==> flow/design.v (excerpt) <==
module LASER (
    input CLK,
    input RST,
    input [3:0] X,
    input [3:0] Y,
    output reg [3:0] C1X,
    output reg [3:0] C1Y,
    output reg [3:0] C2X,
    output reg [3:0] C2Y,
    output reg DONE);
Settings: LEC_CHECK=0, ABC_AREA=1, CAP_MARGIN=20, CELL_PAD_IN_SITES_GLOBAL_PLACEMENT=3, CORE_ASPECT_RATIO=0.78, CORE_MARGIN=9, CORE_UTILIZATION=40, CTS_CLUSTER_SIZE=40, GPL_ROUTABILITY_DRIVEN=0, GPL_TIMING_DRIVEN=1, MAX_ROUTING_LAYER=met4, PLACE_DENSITY=0.53, SETUP_SLACK_MARGIN=-0.06, SLEW_MARGIN=20; clock period 10.0 ns.
run.sh (not shown) runs the stock make flow with config.mk's settings and CLKGATE_MAP_FILE=.
The starting point finished with timing, DRC and antenna clean.
Change:
==> flow/config.mk (replaced) <==
export PLATFORM = sky130hd
export DESIGN_NAME = LASER
export DESIGN_NICKNAME = LASER
export VERILOG_FILES = /design/flow/design.v
export SDC_FILE = /design/flow/constraint.sdc
export NUM_CORES = 4
export LEC_CHECK = 0
export CAP_MARGIN = 20
export CORE_MARGIN = 2
export CORE_UTILIZATION = 31
export SLEW_MARGIN = 20
==> flow/constraint.sdc (replaced) <==
create_clock -name core_clock -period 7.55 [get_ports {CLK}]
set_input_delay 1.5100 -clock core_clock [delete_from_list [all_inputs] [get_ports {CLK}]]
set_output_delay 1.5100 -clock core_clock [all_outputs]
set_load 0.01 [all_outputs]
Outcome: The new run ran to the end with no violations; sequential share of layout area rose by 0.37 points; via count drops by 13%; setup slack loses 2.6 ns; count of clock-buffer cells in the layout is higher by 4; sequential cell count stays the same; wire length decreases by 13%; hold slack got worse by 0.014 ns; non-clock buffer count goes up by 14; total power is higher by 42%; synthesized area fell by 2.4%; global-route usage fell by 4.2 points.
Change:
--- a/flow/config.mk
+++ b/flow/config.mk
@@ -8,4 +8,4 @@
 export CAP_MARGIN = 20
 export CORE_MARGIN = 2
-export CORE_UTILIZATION = 31
+export CORE_UTILIZATION = 66
 export SLEW_MARGIN = 20
==> flow/constraint.sdc (replaced) <==
create_clock -name core_clock -period 5.43 [get_ports {CLK}]
set_input_delay 1.0860 -clock core_clock [delete_from_list [all_inputs] [get_ports {CLK}]]
set_output_delay 1.0860 -clock core_clock [all_outputs]
set_load 0.01 [all_outputs]
Effect: With this change the flow ran to the end with violations: negative setup slack; final cell count went down by 7.0%; wire length went up by 16%; die area went down by 52%; utilization went up by 48 points; final area went up by 11%; global-route usage went up by 18 points; count of clock-buffer cells in the layout went down by 1; clock skew went up by 0.011 ns.
Change:
--- a/flow/config.mk
+++ b/flow/config.mk
@@ -8,4 +8,6 @@
 export CAP_MARGIN = 20
 export CORE_MARGIN = 2
-export CORE_UTILIZATION = 66
+export CORE_UTILIZATION = 72
+export PLACE_DENSITY = 0.67
+export SETUP_SLACK_MARGIN = -0.32
 export SLEW_MARGIN = 20
What happened: The changed run finished with negative setup slack left. Critical path depth stays the same. Setup slack is worse by 1.5 ns. Global-route usage rises by 18 points. Wire length rises by 62%. Fmax falls by 19%. Power rises by 11%. Non-clock buffer count falls by 19. Synthesized area does not change. Utilization rises by 7.8 points. Count of clock-buffer cells in the layout does not change. Worst hold slack hardly moves.
Change:
--- a/flow/config.mk
+++ b/flow/config.mk
@@ -6,8 +6,7 @@
 export NUM_CORES = 4
 export LEC_CHECK = 0
+export ABC_AREA = 1
 export CAP_MARGIN = 20
 export CORE_MARGIN = 2
 export CORE_UTILIZATION = 72
-export PLACE_DENSITY = 0.67
-export SETUP_SLACK_MARGIN = -0.32
 export SLEW_MARGIN = 20
==> flow/constraint.sdc (replaced) <==
create_clock -name core_clock -period 7.55 [get_ports {CLK}]
set_input_delay 1.5100 -clock core_clock [delete_from_list [all_inputs] [get_ports {CLK}]]
set_output_delay 1.5100 -clock core_clock [all_outputs]
set_load 0.01 [all_outputs]
With this change the flow ran to the end with no violations.
Worst setup slack improved by 2.8 ns.
Hold slack got worse by 0.0041 ns.
Count of clock-buffer cells in the layout shrinks by 5.
Change:
--- a/flow/config.mk
+++ b/flow/config.mk
@@ -9,4 +9,5 @@
 export CAP_MARGIN = 20
 export CORE_MARGIN = 2
-export CORE_UTILIZATION = 72
+export CORE_UTILIZATION = 67
+export CTS_CLUSTER_SIZE = 15
 export SLEW_MARGIN = 20
==> flow/constraint.sdc (replaced) <==
create_clock -name core_clock -period 3.51 [get_ports {CLK}]
set_input_delay 0.7020 -clock core_clock [delete_from_list [all_inputs] [get_ports {CLK}]]
set_output_delay 0.7020 -clock core_clock [all_outputs]
set_load 0.01 [all_outputs]
Outcome: With this change the flow reached the layout checks and failed them: negative setup slack. Die size goes up by 7.3%. Synthesized area stays the same. Non-clock buffer count increases by 303. Core utilization went up by 7.6 points. Synthesized cell count is unchanged. Maximum frequency rises by 25%. Hold slack degrades by 0.0035 ns. Critical path depth increases by 5. Clock skew fell by 0.011 ns. Final area goes up by 17%.

* * *

Starting RTL as in the previous note.
export LEC_CHECK = 0
export ABC_AREA = 1
export CAP_MARGIN = 20
export CORE_ASPECT_RATIO = 0.78
export CORE_MARGIN = 9
export CORE_UTILIZATION = 40
export CTS_CLUSTER_SIZE = 40
export GPL_ROUTABILITY_DRIVEN = 0
export GPL_TIMING_DRIVEN = 0
export MAX_ROUTING_LAYER = met4
export PLACE_DENSITY_LB_ADDON = 0.2
export SETUP_SLACK_MARGIN = -0.06
export SLEW_MARGIN = 20
create_clock -name core_clock -period 10.0 [get_ports {CLK}]
Edit:
==> flow/config.mk (replaced) <==
export PLATFORM = sky130hd
export DESIGN_NAME = LASER
export DESIGN_NICKNAME = LASER
export VERILOG_FILES = /design/flow/design.v
export SDC_FILE = /design/flow/constraint.sdc
export NUM_CORES = 4
export LEC_CHECK = 0
export CAP_MARGIN = 20
export CORE_MARGIN = 2
export CORE_UTILIZATION = 64
export SLEW_MARGIN = 20
==> flow/constraint.sdc (replaced) <==
create_clock -name core_clock -period 3.51 [get_ports {CLK}]
set_input_delay 0.7020 -clock core_clock [delete_from_list [all_inputs] [get_ports {CLK}]]
set_output_delay 0.7020 -clock core_clock [all_outputs]
set_load 0.01 [all_outputs]
This time the run finished with setup timing left; worst setup slack is worse by 5.6 ns; cell count came out lower by about a fifth; worst hold slack is about the same; register-to-register slack got worse by 5.6 ns; total power came out higher to 3.5 times its value; sequential power rises to 3.2 times its value.
Edit:
--- a/flow/config.mk
+++ b/flow/config.mk
@@ -9,3 +9,4 @@
 export CORE_MARGIN = 2
 export CORE_UTILIZATION = 64
+export SETUP_SLACK_MARGIN = 0.99
 export SLEW_MARGIN = 20
==> flow/constraint.sdc (replaced) <==
create_clock -name core_clock -period 3.77 [get_ports {CLK}]
set_input_delay 0.7540 -clock core_clock [delete_from_list [all_inputs] [get_ports {CLK}]]
set_output_delay 0.7540 -clock core_clock [all_outputs]
set_load 0.01 [all_outputs]
Effect: This time the run stopped in 5_1_grt. Synthesized cell count does not change. Area after synthesis is unchanged. Die area is unchanged.

* * *

v46:
LASER again, from the RTL that the note above started with.
## LASER
module LASER (
    input CLK,
    input RST,
    input [3:0] X,
    input [3:0] Y,
    output reg [3:0] C1X,
    output reg [3:0] C1Y,
    output reg [3:0] C2X,
    output reg [3:0] C2Y,
    output reg DONE);
==> flow/config.mk <==
export PLATFORM = sky130hd
export DESIGN_NAME = LASER
export DESIGN_NICKNAME = LASER
export VERILOG_FILES = /design/flow/design.v
export SDC_FILE = /design/flow/constraint.sdc
export NUM_CORES = 4
export LEC_CHECK = 0
export ABC_AREA = 0
export CAP_MARGIN = 0
export CELL_PAD_IN_SITES_DETAIL_PLACEMENT = 0
export CORE_MARGIN = 9
export CORE_UTILIZATION = 23
export CTS_CLUSTER_DIAMETER = 90
export GPL_ROUTABILITY_DRIVEN = 0
export GPL_TIMING_DRIVEN = 1
export HOLD_SLACK_MARGIN = 0.14
export MAX_ROUTING_LAYER = met4
export MIN_ROUTING_LAYER = met2
export PLACE_DENSITY_LB_ADDON = 0.02
export SETUP_SLACK_MARGIN = 2.19
export SLEW_MARGIN = 30
export TNS_END_PERCENT = 70
==> flow/constraint.sdc <==
create_clock -name core_clock -period 9.85 [get_ports {CLK}]
set_input_delay 1.9700 -clock core_clock [delete_from_list [all_inputs] [get_ports {CLK}]]
set_output_delay 1.9700 -clock core_clock [all_outputs]
set_load 0.01 [all_outputs]
Per the final summary, v46 finished and its layout is clean on timing, DRC and antenna.
The following lists how v14 was set up differently from v46:
==> flow/config.mk <==
export PLATFORM = sky130hd
export DESIGN_NAME = LASER
export DESIGN_NICKNAME = LASER
export VERILOG_FILES = /design/flow/design.v
export SDC_FILE = /design/flow/constraint.sdc
export NUM_CORES = 4
export LEC_CHECK = 0
export CAP_MARGIN = 20
export CORE_MARGIN = 2
export CORE_UTILIZATION = 71
export PLACE_DENSITY = 0.65
export SETUP_SLACK_MARGIN = 1.57
export SLEW_MARGIN = 20
==> flow/constraint.sdc <==
create_clock -name core_clock -period 5.43 [get_ports {CLK}]
set_input_delay 1.0860 -clock core_clock [delete_from_list [all_inputs] [get_ports {CLK}]]
set_output_delay 1.0860 -clock core_clock [all_outputs]
set_load 0.01 [all_outputs]
==> results <==
Completing all stages was not enough for v14: its layout failed the final checks because of negative setup slack.
Wire length ended up 47% higher on v14 than on v46.
v14 vs. v46: gate count after technology mapping shows no meaningful change; placeable core region shows a reduction of 52,000 um^2; power per standard cell area shows an increase of about 100%.
First-pass GRT wire length went up by more than a quarter going from v46 to v14.
[v14] clock network power share fell 5.6 points relative to v46
--- input diff v14..v29 ---
diff --git a/flow/config.mk b/flow/config.mk
--- a/flow/config.mk
+++ b/flow/config.mk
@@ -10,3 +10,3 @@
 export CORE_UTILIZATION = 71
-export PLACE_DENSITY = 0.65
+export PLACE_DENSITY_LB_ADDON = 0.24
 export SETUP_SLACK_MARGIN = 1.57
Notes after the runs:
Between v29 and v14, the number of placed instances, taps included figures differ only marginally.
On number of gates resized after cts: between v29 and v14, it ends up lower for v14.
As far as compound-cell area share of the yosys netlist goes, v14 and v29 are indistinguishable; the numbers are identical.
v29 against v14: synthesized-area fraction occupied by adder cells held, placed wire-length estimate after detailed placement went up 1.0 mm.
v29 vs. v14: total CTS buffers went up by 1.
v14 → v29: flip-flop and latch count after synthesis essentially unchanged, worst slack after detailed placement grew by 34 ps, post-placement cell area held steady.
Between v29 and v14, the difference in cell count listed in synth_stat.txt is negligible.
Global placer's final weighted congestion: v29 < v14
v29 failed in global routing (5_1_grt) with ODB-0269.
Input-level comparison between v28 and v29:
diff --git a/flow/config.mk b/flow/config.mk
--- a/flow/config.mk
+++ b/flow/config.mk
@@ -9,5 +9,5 @@
 export CORE_MARGIN = 2
-export CORE_UTILIZATION = 71
-export PLACE_DENSITY_LB_ADDON = 0.24
-export SETUP_SLACK_MARGIN = 1.57
+export CORE_UTILIZATION = 70
+export CTS_CLUSTER_SIZE = 24
+export SETUP_SLACK_MARGIN = -0.31
 export SLEW_MARGIN = 20
==> flow/constraint.sdc <==
create_clock -name core_clock -period 3.51 [get_ports {CLK}]
set_input_delay 0.7020 -clock core_clock [delete_from_list [all_inputs] [get_ports {CLK}]]
set_output_delay 0.7020 -clock core_clock [all_outputs]
set_load 0.01 [all_outputs]
[summary]
Re number of buffers added to fix hold violations after cts: no difference whatsoever between v29 and v28. Although v28 finished all stages, its layout failed final checks on negative setup slack. Die area deteriorates in v28 relative to v29. Looking at area of the core region across v28 and v29, the one that comes out lower is v29. Between v28 and v29, the instance count after placement with tap cells included is lower for v29.
Setup changes, v28 to v31
diff --git a/flow/config.mk b/flow/config.mk
--- a/flow/config.mk
+++ b/flow/config.mk
@@ -7,7 +7,8 @@
 export LEC_CHECK = 0
+export ABC_AREA = 0
 export CAP_MARGIN = 20
 export CORE_MARGIN = 2
-export CORE_UTILIZATION = 70
-export CTS_CLUSTER_SIZE = 24
-export SETUP_SLACK_MARGIN = -0.31
+export CORE_UTILIZATION = 67
+export CTS_CLUSTER_SIZE = 15
+export SETUP_SLACK_MARGIN = 1.03
 export SLEW_MARGIN = 20
### Flow results
v31 vs v28: number of buffers inserted during clock tree synthesis down by a few percent. v31 vs v28 on minimum setup slack after placement: v31 is the lower one. The latest clock arrival within the worst-skew pair in v31 was lower than what v28 gave. v28 vs v31, uppermost layer routed: met5 vs met4. The die of v31 is larger than the one used in v28. Ran to the end and failed final checks on negative setup slack: v31. The estimated power of v31 ends up lower than the estimate for v28. Going from v28 to v31, number of antenna violations at the first check in global routing shrinks by 4. Relative to v28, final design utilization has gone down in v31. v28 → v31: number of non-clock inverters was more or less identical; initial cell density of the core went down by 2.8 points.
> inputs changed (v31 -> v4)
diff --git a/flow/config.mk b/flow/config.mk
--- a/flow/config.mk
+++ b/flow/config.mk
@@ -7,8 +7,8 @@
 export LEC_CHECK = 0
-export ABC_AREA = 0
-export CAP_MARGIN = 20
+export CAP_MARGIN = 40
 export CORE_MARGIN = 2
 export CORE_UTILIZATION = 67
-export CTS_CLUSTER_SIZE = 15
-export SETUP_SLACK_MARGIN = 1.03
+export CTS_CLUSTER_DIAMETER = 370
+export CTS_CLUSTER_SIZE = 18
+export SETUP_SLACK_MARGIN = -0.25
 export SLEW_MARGIN = 20
Results
Summary of v4 over v31: setup slack went up; utilization went down; non-clock buffer instance count of the final layout went down; total vias in the final route went down; aggregate negative setup slack went up. The flow for v4 finished, though final verification flagged negative setup slack. Changes observed in v4 relative to v31: data required time at the worst endpoint shows an increase of 40 ps, cell area shows a reduction of 3.3%.

* * *

Starting RTL as in the previous note.
export LEC_CHECK = 0
export CAP_MARGIN = 20
export CORE_MARGIN = 8
export CORE_UTILIZATION = 20
export CTS_CLUSTER_DIAMETER = 97
export MAX_ROUTING_LAYER = met5
export PLACE_DENSITY_LB_ADDON = 0.05
export SETUP_SLACK_MARGIN = 0.88
export SLEW_MARGIN = 20
create_clock -name core_clock -period 4.82 [get_ports {CLK}]
The first run completed and failed the layout checks on negative setup slack.
==> next run, changes <==
Settings changed: CORE_MARGIN 8 to 2, CORE_UTILIZATION 20 to 67, CTS_CLUSTER_DIAMETER 97 to default, CTS_CLUSTER_SIZE from default to 18, MAX_ROUTING_LAYER met5 to default, PLACE_DENSITY_LB_ADDON 0.05 to default, SETUP_SLACK_MARGIN 0.88 to -0.25.
Clock period 4.82 ns to 3.51 ns, I/O delays scaled along.
=> The changed run finished but failed the layout checks on negative setup slack. Fmax goes down by 1.9%. Synthesized cell count does not change. Setup slack loses 1.4 ns. Critical path depth goes up by 7. Sequential share of layout area increases by 2.9 points. Wire length went up by 4.1%. Die area decreases by 72%. Power rises by 39%. Final cell count drops by about 30%. Worst hold slack gains 0.013 ns. Non-clock buffer count falls by 22.
==> next run, changes <==
Settings changed: ABC_AREA from default to 1, CORE_UTILIZATION 67 to 68, CTS_CLUSTER_SIZE 18 to default, SETUP_SLACK_MARGIN -0.25 to default.
Clock period 3.51 ns to 7.55 ns, I/O delays scaled along.
Effect:
- This time the run produced a clean layout
- setup slack gains 3.7 ns
- hold slack is about the same
- final area drops by 13%
- cell count climbs by 6.5%
- via count drops by 5.8%
- power drops by 64%
- clock-buffer cell count climbs by 4
- fmax drops by 4.5%
- global-route usage drops by 9.8 points
- die area climbs by 0.97%

* * *

Starting RTL as in the previous note.
Settings: LEC_CHECK=0, CAP_MARGIN=40, CORE_MARGIN=2, CORE_UTILIZATION=67, CTS_CLUSTER_DIAMETER=370, CTS_CLUSTER_SIZE=18, SETUP_SLACK_MARGIN=0.89, SLEW_MARGIN=0, TNS_END_PERCENT=5; clock period 3.51 ns.
The starting point completed and failed the layout checks on setup timing.
Next try:
- CAP_MARGIN: 40 -> 20
- CORE_UTILIZATION: 67 -> 40
- CTS_CLUSTER_DIAMETER: 370 -> default
- CTS_CLUSTER_SIZE: 18 -> default
- SETUP_SLACK_MARGIN: 0.89 -> default
- SLEW_MARGIN: 0 -> 20
- TNS_END_PERCENT: 5 -> default
- clock period: 3.51 -> 6.5 ns (I/O delays scaled with it)
The new run completed with no timing, DRC or antenna violations. Final area went down by 3.7%. Synthesized cell count is unchanged. Fmax shrinks by 0.84%. Critical path depth came out lower by 3.
Next try:
- CORE_UTILIZATION: 40 -> 71
- CTS_CLUSTER_DIAMETER: default -> 109
- PLACE_DENSITY: default -> 0.63
- clock period: 6.5 -> 5.43 ns (I/O delays scaled with it)
=>
- With this change the flow finished with setup timing left
- critical path depth came out higher by 4
- wire length rose by 73%
- register-to-register slack is worse by 1.7 ns
Power and IR drop assume default switching activity.
